Setup of 09-04:
// v_tile
module v_tile #(
    parameter width = 16,  
    parameter num_inputs = 4,  
    parameter num_regs = 16,  
    parameter total_inputs = num_inputs + num_inputs  
) (
    input wire clk,
    input wire reset,
    input wire on_off,  
    input wire write_en1,  
    output wire write_rdy1,
    input wire [num_inputs*width-1:0] w_data_in1,  
    output wire write_ack1,
    input wire write_en2,  
    output wire write_rdy2,
    input wire [num_inputs*width-1:0] w_data_in2,  
    output wire write_ack2,
    input wire write_en3,  
    output wire write_rdy3,
    input wire [width-1:0] w_data_in3,
    output wire write_ack3,
    output wire [num_inputs*width-1:0] adder_outputs,  
    output wire [3:0] dest_info,
    output wire adder_ack
);
    wire [total_inputs*width-1:0] adder_inputs;
    wire on_off_vector_fu;
    wire [15:0] config_in;
    mem #(
        .width(width),
        .num_regs(num_regs),
        .num_inputs(num_inputs)
    ) mem_inst (
        .clk(clk),
        .reset(reset),
        .on_off(on_off),
        .write_en1(write_en1),
        .write_rdy1(write_rdy1),
        .w_data_in1(w_data_in1),
        .write_ack1(write_ack1),
        .write_en2(write_en2),
        .write_rdy2(write_rdy2),
        .w_data_in2(w_data_in2),
        .write_ack2(write_ack2),
        .write_en3(write_en3),
        .write_rdy3(write_rdy3),
        .w_data_in3(w_data_in3),
        .write_ack3(write_ack3),
        .config_in(config_in),
        .adder_inputs(adder_inputs),
        .on_off_vector_fu(on_off_vector_fu)
    );
    adder_fu #(
        .width(width),
        .num_inputs(num_inputs)
  ...
For scale: about 1800 cells after synthesis, roughly 220 flip-flops, roughly 12000 µm² of cells after synthesis.
clock: 2.46 ns
lec_check: 0
abc_area: 1
cap_margin: 20
core_aspect_ratio: 0.88
core_margin: 2
core_utilization: 72
cts_cluster_diameter: 238
cts_cluster_size: 32
max_routing_layer: met4
place_density_lb_addon: 0.06
setup_slack_margin: 0.71
slew_margin: 20
run.sh (not shown) runs the stock make flow with config.mk's settings and CLKGATE_MAP_FILE=.
Flow for 09-04 halted at clock tree synthesis (4_1_cts), error code DPL-0038.
For 07-10, these inputs were changed with respect to 09-04:
Settings: CTS_CLUSTER_DIAMETER now 326, was 238; PLACE_DENSITY_LB_ADDON no longer set, was 0.06; SETUP_SLACK_MARGIN now 0.57, was 0.71; CTS_CLUSTER_SIZE no longer set, was 32; CORE_ASPECT_RATIO now 1.43, was 0.88; MAX_ROUTING_LAYER no longer set, was met4; the clock period (ns, I/O delays scaled along) now 1.92, was 2.46.
==> comparison <==
- 07-10: it failed with a tool error in detailed placement (3_5_place_dp), so there are no final results.
- Seen in the log of 09-04: DPL-0038 during clock tree synthesis (4_1_cts), after which the run never completed.
- Diff 09-04 -> 07-10 | final weighted congestion in routability-driven placement | increase of about 0.4%
- Sort 09-04 and 07-10 by horizontal die dimension, ascending, and 07-10 comes first.
- On die area, 09-04 tracks 07-10 almost exactly.
- Reported for 09-04 and 07-10, synthesized instance count turned out identical to the last digit.
- ~same effective utilization at floorplan in 09-04 and 07-10
- 09-04 -> 07-10: number of cell instances after yosys synthesis delta 0, exact match

---

v_tile again, from the RTL that the note above started with.
make LEC_CHECK=0 ABC_AREA=1 CAP_MARGIN=20 CORE_ASPECT_RATIO=1.43 CORE_MARGIN=2 CORE_UTILIZATION=72 CTS_CLUSTER_DIAMETER=326 CTS_CLUSTER_SIZE=10 PLACE_DENSITY=0.35 SETUP_SLACK_MARGIN=0.57 SLEW_MARGIN=40 finish   # period 1.88 ns
The first run stopped in detailed placement.
==> next run, changes <==
- ABC_AREA: 1 -> not set
- CORE_ASPECT_RATIO: 1.43 -> not set
- CORE_UTILIZATION: 72 -> 59
- CTS_CLUSTER_DIAMETER: 326 -> not set
- CTS_CLUSTER_SIZE: 10 -> not set
- PLACE_DENSITY: 0.35 -> not set
- SETUP_SLACK_MARGIN: 0.57 -> 0.51
- SLEW_MARGIN: 40 -> 20
- clock period: 1.88 -> 2.97 ns (I/O delays scaled with it)
Result:
- This time the run died in global routing on GRT-0232
- die area is higher by about a fifth
- synthesized area is lower by a few percent
- synthesized cell count is lower by about a fifth
==> next run, changes <==
- CORE_UTILIZATION: 59 -> 58
- SETUP_SLACK_MARGIN: 0.51 -> 0.88
- TNS_END_PERCENT: not set -> 50
The new run completed and failed the layout checks on setup timing.
Synthesized area stays the same.
Synthesized cell count does not change.
Die size rose by 1.7%.
==> next run, changes <==
- CORE_UTILIZATION: 58 -> 65
- CTS_CLUSTER_DIAMETER: not set -> 117
- MAX_ROUTING_LAYER: not set -> met4
- SETUP_SLACK_MARGIN: 0.88 -> 0.44
- TNS_END_PERCENT: 50 -> not set
- clock period: 2.97 -> 4.5 ns (I/O delays scaled with it)
What happened: Now the flow passed the timing, design-rule and antenna checks; worst setup slack is better by 1.4 ns; design area is lower by 14%; clock-buffer cell count is higher by 3; wire length is lower by 39%; first-iteration DRC count is lower by 68%; total power is lower by 37%; cell count is lower by 9.0%; worst hold slack is better by 0.082 ns; global-route usage is lower by 3.6 points; core utilization is lower by 3.4 points.

---

== wip/lagoon ==
v_tile again, from the RTL that the note above started with.
Design v_tile, start of the top module:
module v_tile #(
    parameter width = 16,  
    parameter num_inputs = 4,  
    parameter num_regs = 16,  
    parameter total_inputs = num_inputs + num_inputs  
) (
    input wire clk,
    input wire reset,
    input wire on_off,  
    input wire write_en1,  
    output wire write_rdy1,
    input wire [num_inputs*width-1:0] w_data_in1,  
    output wire write_ack1,
    input wire write_en2,  
    output wire write_rdy2,
    input wire [num_inputs*width-1:0] w_data_in2,  
    output wire write_ack2,
    input wire write_en3,  
    output wire write_rdy3,
    input wire [width-1:0] w_data_in3,
    output wire write_ack3,
    output wire [num_inputs*width-1:0] adder_outputs,  
    output wire [3:0] dest_info,
    output wire adder_ack
);
clock: 4.5 ns
lec_check: 0
cap_margin: 20
cell_pad_in_sites_detail_placement: 2
cell_pad_in_sites_global_placement: 1
core_aspect_ratio: 0.75
core_margin: 2
core_utilization: 30
cts_cluster_size: 94
gpl_timing_driven: 0
min_routing_layer: met2
place_density: 0.85
setup_slack_margin: 1.13
slew_margin: 20
tns_end_percent: 30
Input changes introduced in wip/garnet (baseline for comparison: wip/lagoon):
Settings: MIN_ROUTING_LAYER no longer set, was met2; CORE_UTILIZATION now 64, was 30; GPL_TIMING_DRIVEN no longer set, was 0; CELL_PAD_IN_SITES_GLOBAL_PLACEMENT no longer set, was 1; PLACE_DENSITY no longer set, was 0.85; CTS_CLUSTER_SIZE no longer set, was 94; SETUP_SLACK_MARGIN no longer set, was 1.13; CELL_PAD_IN_SITES_DETAIL_PLACEMENT no longer set, was 2; CORE_ASPECT_RATIO no longer set, was 0.75; TNS_END_PERCENT no longer set, was 30; the clock period (ns, I/O delays scaled along) now 6.63, was 4.5.
## What came out
Diff wip/lagoon -> wip/garnet: final standard cell area without fillers fell 18%; width of the die fell 40%; number of buffers and inverters on the critical path fell 2. In the tables for wip/lagoon and wip/garnet, vertical die size reads higher with wip/lagoon. Reported for wip/lagoon and wip/garnet, yosys cell count turned out identical to the last digit. On area figure in the yosys stat output, wip/lagoon and wip/garnet are basically level. Summary of the comparison: worst hold slack is lower in wip/garnet, relative to wip/lagoon. Diff wip/garnet..wip/lagoon | share of power burned in the clock network | negligible.
Edits applied to the flow inputs when going from wip/garnet to wip/nickel:
Settings: a change of CORE_UTILIZATION from 64 to 58; an added TNS_END_PERCENT of 55; an added MAX_ROUTING_LAYER of met4; a change of the clock period (ns, I/O delays scaled along) from 6.63 to 2.42.
[summary]
wip/nickel is listed as incomplete: the tool reported an error in global routing and the run ended there. Number of distinct library cell variants in the gate-level netlist after synthesis of wip/garnet is on par with wip/nickel. wip/garnet → wip/nickel: HPWL after detailed placement went up 4.7 mm; chip area from the yosys synthesis statistics now sits at about the same level. wip/nickel and wip/garnet ended up with nearly the same level count of the clock H-tree. wip/nickel vs wip/garnet: instance area at placement up in wip/nickel. The buffer count from post-CTS setup fixing number comes out higher for wip/nickel vs wip/garnet. Delta (wip/nickel minus wip/garnet): die area now sits higher, core box area climbed 9.4%. Against wip/garnet, wip/nickel reports a number of gates resized after cts that is higher. Relative to wip/garnet, wip/nickel degrades worst-case setup slack after placement.
diff inputs: wip/nickel => wip/zinc
Settings: removing MAX_ROUTING_LAYER (formerly met4); setting MIN_ROUTING_LAYER to met2 for the first time; removing TNS_END_PERCENT (formerly 55); setting CTS_CLUSTER_SIZE to 94 for the first time; changing CORE_UTILIZATION from 58 to 30; changing the clock period (ns, I/O delays scaled along) from 2.42 to 4.5.
==> results <==
wip/zinc: full flow OK, the timing, design-rule and antenna checks passed
wip/zinc vs. wip/nickel: clock buffer count from CTS saw an increase; count of input and output buffers saw little to no change; final weighted congestion of routability-driven global placement saw a decrease; die width saw an increase.
From wip/zinc to wip/nickel, aoi/oai-family share of the synthesized area did not move at all.
Looking at post-CTS repair timing setup buffer count across wip/zinc and wip/nickel, the one that comes out lower is wip/zinc.
Relative to wip/nickel, the cell row count measured on wip/zinc has increased by more than a quarter.
Delta (wip/zinc minus wip/nickel): die area shows an increase of 90%, post-placement setup slack increased by 1490 ps relative to the old numbers.

---

v_tile again, from the RTL that the note above started with.
clock: 5.92 ns
lec_check: 0
abc_area: 1
cap_margin: 20
cell_pad_in_sites_detail_placement: 0
core_margin: 7
core_utilization: 70
cts_cluster_size: 90
max_routing_layer: met5
slew_margin: 40
tns_end_percent: 45
The baseline went through all stages and came out clean.
Then changed:
- ABC_AREA: 1 -> not set
- CORE_MARGIN: 7 -> 2
- CORE_UTILIZATION: 70 -> 65
- CTS_CLUSTER_DIAMETER: not set -> 29
- CTS_CLUSTER_SIZE: 90 -> 46
- HOLD_SLACK_MARGIN: not set -> -0.09
- PLACE_DENSITY_LB_ADDON: not set -> 0.25
- SETUP_SLACK_MARGIN: not set -> 1.31
- clock period: 5.92 -> 4.74 ns (I/O delays scaled with it)
After rerunning:
- The changed run never finished: it broke off in global routing
- synthesized area came out lower by a few percent
- synthesized cell count came out lower by about a fifth
- die area came out lower by roughly a tenth
Then changed:
- CTS_CLUSTER_DIAMETER: 29 -> not set
- CTS_CLUSTER_SIZE: 46 -> 90
- HOLD_SLACK_MARGIN: -0.09 -> not set
=> The changed run went through all stages and came out clean; die size does not change; area after synthesis is unchanged; synthesized cell count stays the same.
Then changed:
- CELL_PAD_IN_SITES_DETAIL_PLACEMENT: 0 -> not set
- CORE_UTILIZATION: 65 -> 53
- CTS_CLUSTER_SIZE: 90 -> not set
- MAX_ROUTING_LAYER: met5 -> not set
- PLACE_DENSITY_LB_ADDON: 0.25 -> not set
- SETUP_SLACK_MARGIN: 1.31 -> not set
- SLEW_MARGIN: 40 -> 20
- TNS_END_PERCENT: 45 -> 55
- clock period: 4.74 -> 2.44 ns (I/O delays scaled with it)
After rerunning:
- With this change the flow completed, yet does not pass: setup timing
- sequential share of layout area drops by 3.1 points
- area after synthesis stays the same
- worst setup slack degrades by 1500 ps
- final cell count climbs by roughly a tenth
- die size climbs by about a fifth
- power climbs by well over a third
- wire length drops by about a fifth
Power figures rest on the tool's default switching activity, not on a simulated workload.
